== job 7838 ==
Design alu, start of the top module:
module alu (
    input               i_clk,
    input               i_rst_n,
    input               i_valid,
    input signed [11:0] i_data_a,
    input signed [11:0] i_data_b,
    input        [2:0]  i_inst,
    output              o_valid,
    output       [11:0] o_data,
    output              o_overflow
);
Size: roughly 1300 cells after synthesis, roughly 44 I/O pins, about 10000 um2 of cells after synthesis.
make LEC_CHECK=0 CAP_MARGIN=20 CELL_PAD_IN_SITES_DETAIL_PLACEMENT=0 CELL_PAD_IN_SITES_GLOBAL_PLACEMENT=0 CORE_MARGIN=2 CORE_UTILIZATION=71 CTS_CLUSTER_DIAMETER=219 CTS_CLUSTER_SIZE=42 GPL_ROUTABILITY_DRIVEN=1 GPL_TIMING_DRIVEN=1 MAX_ROUTING_LAYER=met5 PLACE_DENSITY_LB_ADDON=0.24 SETUP_SLACK_MARGIN=-0.3 SLEW_MARGIN=40 TNS_END_PERCENT=35 finish   # period 9.36 ns
run.sh (not shown) runs the stock make flow with config.mk's settings and CLKGATE_MAP_FILE=.
Job 7838 completed end to end; final checks failed (negative setup slack).
Setup changes, job 7838 to job 5242
--- a/flow/config.mk
+++ b/flow/config.mk
@@ -6,4 +6,5 @@
 export NUM_CORES = 4
 export LEC_CHECK = 0
+export ABC_AREA = 1
 export CAP_MARGIN = 20
 export CELL_PAD_IN_SITES_DETAIL_PLACEMENT = 0
@@ -12,7 +13,8 @@
 export CORE_UTILIZATION = 71
 export CTS_CLUSTER_DIAMETER = 219
-export CTS_CLUSTER_SIZE = 42
+export CTS_CLUSTER_SIZE = 13
 export GPL_ROUTABILITY_DRIVEN = 1
 export GPL_TIMING_DRIVEN = 1
+export HOLD_SLACK_MARGIN = 0.09
 export MAX_ROUTING_LAYER = met5
 export PLACE_DENSITY_LB_ADDON = 0.24
Findings:
- Job 7838 and job 5242: no clean run
- [job 5242] flow finished | final checks: failed | reasons: negative setup slack
- Floorplan check, job 5242 vs job 7838: die outline larger in job 5242
- [compare] base=job 7838 new=job 5242: area fraction in full adders, half adders and majority gates lost 3.0 points, register clock-pin slew on the reported worst setup and hold paths about even, fraction of area in registers comparable, met2 layer wire length in the routed design went down.
Setup changes, job 5242 to job 6978
==> flow/config.mk <==
export PLATFORM = sky130hd
export DESIGN_NAME = alu
export DESIGN_NICKNAME = alu
export VERILOG_FILES = /design/flow/design.v
export SDC_FILE = /design/flow/constraint.sdc
export NUM_CORES = 4
export LEC_CHECK = 0
export CAP_MARGIN = 40
export CELL_PAD_IN_SITES_DETAIL_PLACEMENT = 0
export CELL_PAD_IN_SITES_GLOBAL_PLACEMENT = 0
export CORE_MARGIN = 2
export CORE_UTILIZATION = 33
export CTS_CLUSTER_DIAMETER = 397
export CTS_CLUSTER_SIZE = 100
export GPL_ROUTABILITY_DRIVEN = 1
export GPL_TIMING_DRIVEN = 1
export MAX_ROUTING_LAYER = met5
export SETUP_SLACK_MARGIN = -0.82
export SLEW_MARGIN = 20
==> comparison <==
- Finished, but not clean: job 6978, with negative setup slack.
- Against job 5242, horizontal die dimension in job 6978 rose by more than a quarter.
- Compared to job 5242, job 6978 was floorplanned on a bigger die.
- In job 6978 relative to job 5242, total of fill cells in the finished design had gone up by more than 100%.
- Job 5242 → job 6978: starting utilization of the core area fell 39 points; number of distinct standard cells referenced by the synthesized netlist moved up; global placement routability congestion has decreased.
- Job 6978 against job 5242: total number of placement rows rose 19; number of cells traversed by the worst hold path -1.
### job 6978 -> job 4737
==> flow/config.mk <==
export PLATFORM = sky130hd
export DESIGN_NAME = alu
export DESIGN_NICKNAME = alu
export VERILOG_FILES = /design/flow/design.v
export SDC_FILE = /design/flow/constraint.sdc
export NUM_CORES = 4
export LEC_CHECK = 0
export CAP_MARGIN = 20
export CELL_PAD_IN_SITES_DETAIL_PLACEMENT = 0
export CELL_PAD_IN_SITES_GLOBAL_PLACEMENT = 0
export CORE_ASPECT_RATIO = 0.98
export CORE_MARGIN = 2
export CORE_UTILIZATION = 65
export CTS_CLUSTER_DIAMETER = 29
export GPL_ROUTABILITY_DRIVEN = 1
export GPL_TIMING_DRIVEN = 1
export MAX_ROUTING_LAYER = met5
export PLACE_DENSITY = 0.61
export SETUP_SLACK_MARGIN = -0.3
export SLEW_MARGIN = 20
==> flow/constraint.sdc <==
create_clock -name core_clock -period 3.63 [get_ports {i_clk}]
set_input_delay 0.7260 -clock core_clock [delete_from_list [all_inputs] [get_ports {i_clk}]]
set_output_delay 0.7260 -clock core_clock [all_outputs]
set_load 0.01 [all_outputs]
[summary]
Looking at the logs for job 4737 and job 6978, the single run that did not finish was job 4737. The final report for job 6978 shows a completed flow and a layout that fails verification, specifically negative setup slack. Status(job 4737) = ERROR, stage = 5_1_grt. Cell area reported after detailed placement for job 4737: 4.2% up relative to job 6978. Per the comparison of job 4737 with job 6978, minimum setup slack after placement went down, die size went down about 50%. [job 4737 vs job 6978] y dimension of the die: lower in job 4737. Job 4737 -> job 6978: number of buffers added on ports delta 0, exact match. Going from job 6978 to job 4737, initial core utilization now larger, placed wire-length estimate went up 12%, post-CTS repair timing setup buffer count went up 62, count of clock tree sinks about even.
Input-level comparison between job 6418 and job 4737:
==> flow/config.mk <==
export PLATFORM = sky130hd
export DESIGN_NAME = alu
export DESIGN_NICKNAME = alu
export VERILOG_FILES = /design/flow/design.v
export SDC_FILE = /design/flow/constraint.sdc
export NUM_CORES = 4
export LEC_CHECK = 0
export CAP_MARGIN = 20
export CORE_MARGIN = 2
export CORE_UTILIZATION = 40
export SLEW_MARGIN = 20
==> flow/constraint.sdc <==
create_clock -name core_clock -period 9.8 [get_ports {i_clk}]
set_input_delay 1.9600 -clock core_clock [delete_from_list [all_inputs] [get_ports {i_clk}]]
set_output_delay 1.9600 -clock core_clock [all_outputs]
set_load 0.01 [all_outputs]
### Flow results
Job 6418 went all the way through the flow, and no timing, DRC or antenna check failed.
On area of the mapped netlist, job 4737 and job 6418 are basically level.
Diff job 6418..job 4737 | hold buffer count at cts | unchanged
Half-perimeter wire length after placement delta for job 6418 relative to job 4737: 12% lower
Comparing job 6418 against job 4737, there is no change at all in area fraction in mux cells.
On post-placement cell area: job 6418 sits below job 4737.
In job 6418, x dimension of the die is higher than in job 4737.
The share of async-settable or async-resettable flops after synthesis on job 6418 is in line with that on job 4737.
